==> inputs of 03-18 <==
==> flow/design.v <==
module Decoder (
input  wire [1:0] IN ,
output reg  [3:0] OUT
);
always @(*)
  begin
  OUT = 4'b0000 ;
    case (IN)
     2'b00 : OUT = 4'b0001 ;
     2'b01 : OUT = 4'b0010 ;          
     2'b10 : OUT = 4'b0100 ;     
     2'b11 : OUT = 4'b1000 ;     
   endcase
 end 
 endmodule
module ARITHMATIC_UNIT
  #(parameter IN_DATA_WIDTH= 16,
              OUT_DATA_WIDTH=16
  )
  (
  input wire      [IN_DATA_WIDTH-1:0]        A,
  input wire      [IN_DATA_WIDTH-1:0]        B,
  input wire      [1:0]                      ALU_FUN,
  input wire                                 Clk,
  input wire                                 RST,
  input wire                                 Arithmaitc_Enable,
  output reg     [OUT_DATA_WIDTH-1:0]       Arith_out,
  output reg                                Arith_Flag,
  output reg                                Carry_out
  );
   reg     [OUT_DATA_WIDTH-1:0]       Arith_out_signal;
   reg     [1:0]                      Arith_Flag_signal;
   wire                              Carry_out_signal;
always@(posedge Clk or negedge RST)
begin
  if(!RST)
    begin
      Arith_out<=0;
      Arith_Flag<=0;
      Carry_out<=0;
    end
  else 
    begin
     Arith_out<=Arith_out_signal;
     Arith_Flag<=Arith_Flag_signal;
     Carry_out<=Carry_out_signal;
    end
end
always@(*)
begin
  Arith_out_signal=16'b0;
  Arith_Flag_signal=1'b0;
  if(Arithmaitc_Enable)
    begin
      case(ALU_FUN)
        2'b00:begin
          Arith_out_signal=A+B;
            Arith_Flag_signal=1'b1;
        end
        2'b01:begin
          Arith_out_signal=A-B;
            Arith_Flag_signal=1'b1;
        end
        2'b10:begin
          Arith_out_signal=A*B;
            Arith_Flag_signal=1'b1;
        end
        2'b11:begin
          Arith_out_signal=(B==0)?32'h0000FFFF:A/B;
            Arith_Flag_signal=1'b1;
        end   
    endcase
    end
    else
      begin
        Arith_out_signal=16'b0;
        Arith_Flag_signal=1'b0;
      end
end
assign  Carry_out_signal= Arith_out_signal[IN_DATA_WIDTH];
endmodule
module LOGIC_UNIT
   #(parameter IN_DATA_WIDTH= 16,
              OUT_DATA_WIDTH=16
  )
  (
  input wire      [IN_DATA_WIDTH-1:0]        A,
  input wire      [IN_DATA_WIDTH-1:0]        B,
  input wire      [1:0]                      ALU_FUN,
  input wire                                 Clk,
  input wire                                 RST,
  input wire                                 LOGIC_Enable,
  output reg     [OUT_DATA_WIDTH-1:0]        LOGICAL_out,
  output reg                                 LOGICAL_Flag
  );
  reg [OUT_DATA_WIDTH-1:0]        LOGICAL_out_signal;
  reg                             LOGICAL_Flag_siganl;
  always@(posedge Clk or negedge RST)
  begin
    if(!RST)
      begin
      LOGICAL_out<=16'b0;
      LOGICAL_Flag<=1'b0;
      end
    else
      begin
      LOGICAL_out<=LOGICAL_out_signal;
      LOGICAL_Flag<=LOGICAL_Flag_siganl;
      end
  end
  always@(*)
  begin
    LOGICAL_Flag_siganl=1'b0;
    LOGICAL_out_signal=16'b0;
    if(LOGIC_Enable)
      begin
        case(ALU_FUN)
           2'b00 : begin
              LOGICAL_out_signal = A & B ;
              LOGICAL_Flag_siganl = 1'b1 ;              
		      end
          2'b01 : begin
              LOGICAL_out_signal = A | B ;
              LOGICAL_Flag_siganl = 1'b1 ;           
		      end
         2'b10 : begin
              LOGICAL_out_signal = ~(A & B) ;
              LOGICAL_Flag_siganl = 1'b1 ;           
		      end
         2'b11 : begin
              LOGICAL_out_signal = ~(A | B) ;
              LOGICAL_Flag_siganl = 1'b1 ;           
		      end
		    endcase
		   end
		   else
		     begin
		        LOGICAL_Flag_siganl=1'b0;
            LOGICAL_out_signal=16'b0;
		       end
		end
		endmodule
module SHIFT_UNIT  
   #(parameter IN_DATA_WIDTH= 16,
              OUT_DATA_WIDTH=16
  )
  (
  input wire      [IN_DATA_WIDTH-1:0]        A,
  input wire      [IN_DATA_WIDTH-1:0]        B,
  input wire      [1:0]                      ALU_FUN,
  input wire                                 Clk,
  input wire                                 RST,
  input wire                                 SHIFT_Enable,
  output reg     [OUT_DATA_WIDTH-1:0]        SHIFT_OUT,
  output reg                                 SHIFT_FLAG
  );
  reg [OUT_DATA_WIDTH-1:0]        SHIFT_OUT_SIGNAL;
  reg                             SHIFT_FLAG_SIGNAL;
  always@(posedge Clk or negedge RST)
  begin
    if(!RST)
      begin
        SHIFT_OUT<=16'b0;
        SHIFT_FLAG<=1'b0;
      end
    else
      begin
      SHIFT_OUT<=SHIFT_OUT_SIGNAL;
      SHIFT_FLAG<=SHIFT_FLAG_SIGNAL;
      end
  end
  always@(*)
  begin 
    SHIFT_OUT_SIGNAL = 1'b0 ;
    SHIFT_FLAG_SIGNAL = 1'b0 ;
	if(SHIFT_Enable)
      case (ALU_FUN)
      2'b00 : begin
              SHIFT_OUT_SIGNAL = A >> 1  ;
              SHIFT_FLAG_SIGNAL = 1'b1 ;              
		      end
      2'b01 : begin
              SHIFT_OUT_SIGNAL = A << 1 ;
              SHIFT_FLAG_SIGNAL = 1'b1 ;           
		      end
      2'b10 : begin
              SHIFT_OUT_SIGNAL = B >> 1 ;
              SHIFT_FLAG_SIGNAL = 1'b1 ;           
		      end
      2'b11 : begin
              SHIFT_OUT_SIGNAL = B << 1 ;
              SHIFT_FLAG_SIGNAL = 1'b1 ;           
		      end
      endcase
	else
	 begin
      SHIFT_OUT_SIGNAL = 1'b0 ;
      SHIFT_FLAG_SIGNAL = 1'b0 ;
     end
 end
 endmodule
module CMP_UNIT 
  #(parameter IN_DATA_WIDTH= 16,
              OUT_DATA_WIDTH=16
  )
    (
  input wire      [IN_DATA_WIDTH-1:0]        A,
  input wire      [IN_DATA_WIDTH-1:0]        B,
  input wire      [1:0]                      ALU_FUN,
  input wire                                 Clk,
  input wire                                 RST,
  input wire                                 CMP_Enable,
  output reg     [OUT_DATA_WIDTH-1:0]        CMP_out,
  output reg                                 CMP_Flag
  );
  reg [OUT_DATA_WIDTH-1:0]        CMP_out_signal;
  reg                             CMP_Flag_siganl;
  always@(posedge Clk or negedge RST)
  begin
    if(!RST)
      begin
        CMP_out<=16'b0;
        CMP_Flag<=1'b0; 
      end
    else
      begin
      CMP_out<=CMP_out_signal;
      CMP_Flag<=CMP_Flag_siganl;
      end
  end
  always@(*)
  begin
    CMP_Flag_siganl=1'b0;
    CMP_out_signal=16'b0;
    if(CMP_Enable)
      begin
        case(ALU_FUN)
           2'b00 : begin
              CMP_out_signal = 16'b0  ;
              CMP_Flag_siganl = 1'b1 ;              
		               end
           2'b01 : begin
              CMP_Flag_siganl = 1'b1 ;  
              if (A==B)
                CMP_out_signal = 16'b1;
              else
                CMP_out_signal = 16'b0;			  
		               end
          2'b10 : begin
              CMP_Flag_siganl = 1'b1 ;  
              if (A>B)
                CMP_out_signal = 16'b10;
              else
                CMP_out_signal = 16'b0;			  
		              end
          2'b11 : begin
              CMP_Flag_siganl = 1'b1 ; 
              if (A<B)
                CMP_out_signal = 16'b11;
              else
                CMP_out_signal = 16'b0;			  
		              end
		         endcase
		     end
		   else
		     begin
		        CMP_Flag_siganl=1'b0;
            CMP_out_signal=16'b0;
		       end
		end
		endmodule
module ALU_TOP 
  #(parameter INDATA_WIDTH=16,
              Arithmatic_width=INDATA_WIDTH+INDATA_WIDTH,
              Logic_Width= INDATA_WIDTH,
              Shift_Width=INDATA_WIDTH,
              CMP_Width=3
  )
(
input wire [INDATA_WIDTH-1:0]           A,
input wire [INDATA_WIDTH-1:0]           B,
input wire [3:0]                        ALU_FUN,
input wire                              CLK,
input wire                              RST,
output wire [Arithmatic_width-1:0]      Arith_OUT,
output wire [Logic_Width-1:0]           Logic_OUT,
output wire [Shift_Width-1:0]           Shift_OUT,
output wire [CMP_Width-1:0]             CMP_OUT,
output wire                             Arith_FLAG,
output wire                             Carry_OUT,
output wire                             Logic_FLAG,
output wire                             Shift_FLAG,
output wire                             CMP_FLAG
);
wire                  Arith_enable ;
wire                  Logic_enable ;
wire                  Shift_enable ;
wire                  CMP_enable ;
Decoder mapping_Decoder(
.IN(ALU_FUN[3:2]),
.OUT({Shift_enable,CMP_enable,Logic_enable,Arith_enable})
);
ARITHMATIC_UNIT #(.IN_DATA_WIDTH(INDATA_WIDTH),.OUT_DATA_WIDTH(Arithmatic_width))mapping_Arith
(
.A(A),
.B(B),
.ALU_FUN(ALU_FUN[1:0]),
.Clk(CLK),
.RST(RST),
.Arithmaitc_Enable(Arith_enable),
.Arith_out(Arith_OUT),
.Arith_Flag(Arith_FLAG),
.Carry_out(Carry_OUT)
);
LOGIC_UNIT #(.IN_DATA_WIDTH(INDATA_WIDTH),.OUT_DATA_WIDTH(Logic_Width))mapping_Logic
(
.A(A),
.B(B),
.ALU_FUN(ALU_FUN[1:0]),
.Clk(CLK),
.RST(RST),
.LOGIC_Enable(Logic_enable),
.LOGICAL_out(Logic_OUT),
.LOGICAL_Flag(Logic_FLAG)
);
SHIFT_UNIT  #(.IN_DATA_WIDTH(INDATA_WIDTH),.OUT_DATA_WIDTH(Shift_Width))mapping_Shift
(
.A(A),
.B(B),
.ALU_FUN(ALU_FUN[1:0]),
.Clk(CLK),
.RST(RST),
.SHIFT_Enable(Shift_enable),
.SHIFT_OUT(Shift_OUT),
.SHIFT_FLAG(Shift_FLAG)
);
CMP_UNIT #(.IN_DATA_WIDTH(INDATA_WIDTH),.OUT_DATA_WIDTH(CMP_Width))mapping_Cmp
(
.A(A),
.B(B),
.ALU_FUN(ALU_FUN[1:0]),
.Clk(CLK),
.RST(RST),
.CMP_Enable(CMP_enable),
.CMP_out(CMP_OUT),
.CMP_Flag(CMP_FLAG)
);
endmodule
==> flow/run.sh <==
#!/bin/bash
# the make line also repeats each setting of config.mk as NAME=value (left out here)
make -C /OpenROAD-flow-scripts/flow DESIGN_CONFIG=/design/flow/config.mk WORK_HOME=/design/flow/orfs CLKGATE_MAP_FILE= finish
==> flow/config.mk <==
export PLATFORM = sky130hd
export DESIGN_NAME = ALU_TOP
export DESIGN_NICKNAME = ALU_TOP
export VERILOG_FILES = /design/flow/design.v
export SDC_FILE = /design/flow/constraint.sdc
export NUM_CORES = 4
export LEC_CHECK = 0
export ABC_AREA = 1
export CAP_MARGIN = 20
export CORE_MARGIN = 2
export CORE_UTILIZATION = 58
export CTS_CLUSTER_DIAMETER = 216
export SLEW_MARGIN = 20
==> flow/constraint.sdc <==
create_clock -name core_clock -period 76.4 [get_ports {CLK}]
set_input_delay 15.2800 -clock core_clock [delete_from_list [all_inputs] [get_ports {CLK}]]
set_output_delay 15.2800 -clock core_clock [all_outputs]
set_load 0.01 [all_outputs]
==> 01-02 (differences from 03-18) <==
Settings changed: ABC_AREA 1 to default, CORE_ASPECT_RATIO from default to 0.5, CTS_CLUSTER_DIAMETER 216 to default, CTS_CLUSTER_SIZE from default to 99, GPL_ROUTABILITY_DRIVEN from default to 0, SETUP_SLACK_MARGIN from default to -2.0, TNS_END_PERCENT from default to 40.
==> flow/constraint.sdc (replaced) <==
create_clock -name core_clock -period 110.0 [get_ports {CLK}]
set_input_delay 22.0000 -clock core_clock [delete_from_list [all_inputs] [get_ports {CLK}]]
set_output_delay 22.0000 -clock core_clock [all_outputs]
set_load 0.01 [all_outputs]
==> notes <==
01-02 finished clean. 03-18 stopped in 5_1_grt (GRT-0232). Of 01-02 and 03-18, 03-18 has the higher area after synthesis (gap 3.5%, measured against 03-18). Against 01-02, the die size of 03-18 is higher by about 3.4%. Against 01-02, the synthesized cell count of 03-18 is higher by about 22%.
==> figures <==
| metric | 01-02 | 03-18 |
|---|---|---|
| Run status | complete, no violations | aborted with a tool error |
| Failing step | - | 5_1_grt |
| Chip area line of the yosys report | 34660 um^2 | 35930 um^2 |
| Yosys cell count | 4596 | 5611 |
| Number of distinct library cells after synthesis | 119 | 76 |
| Average cell area after synthesis | 7.541 um^2 | 6.403 um^2 |
| Die Footprint | 61850 um^2 | 63950 um^2 |
| Cts repair resizes | 25 | 182 |
| Worst slack at placement | -4113 ps | -10900 ps |
| Number of setup buffers added after CTS | 1 | 513 |
| Compound-cell area share of the yosys netlist | 0.2482 | 0.1567 |
| Area of the mapped netlist | 34660 um^2 | 35930 um^2 |
| Most popular library cell in the synthesized design by count | sky130_fd_sc_hd__ha_1 | sky130_fd_sc_hd__nand2_1 |
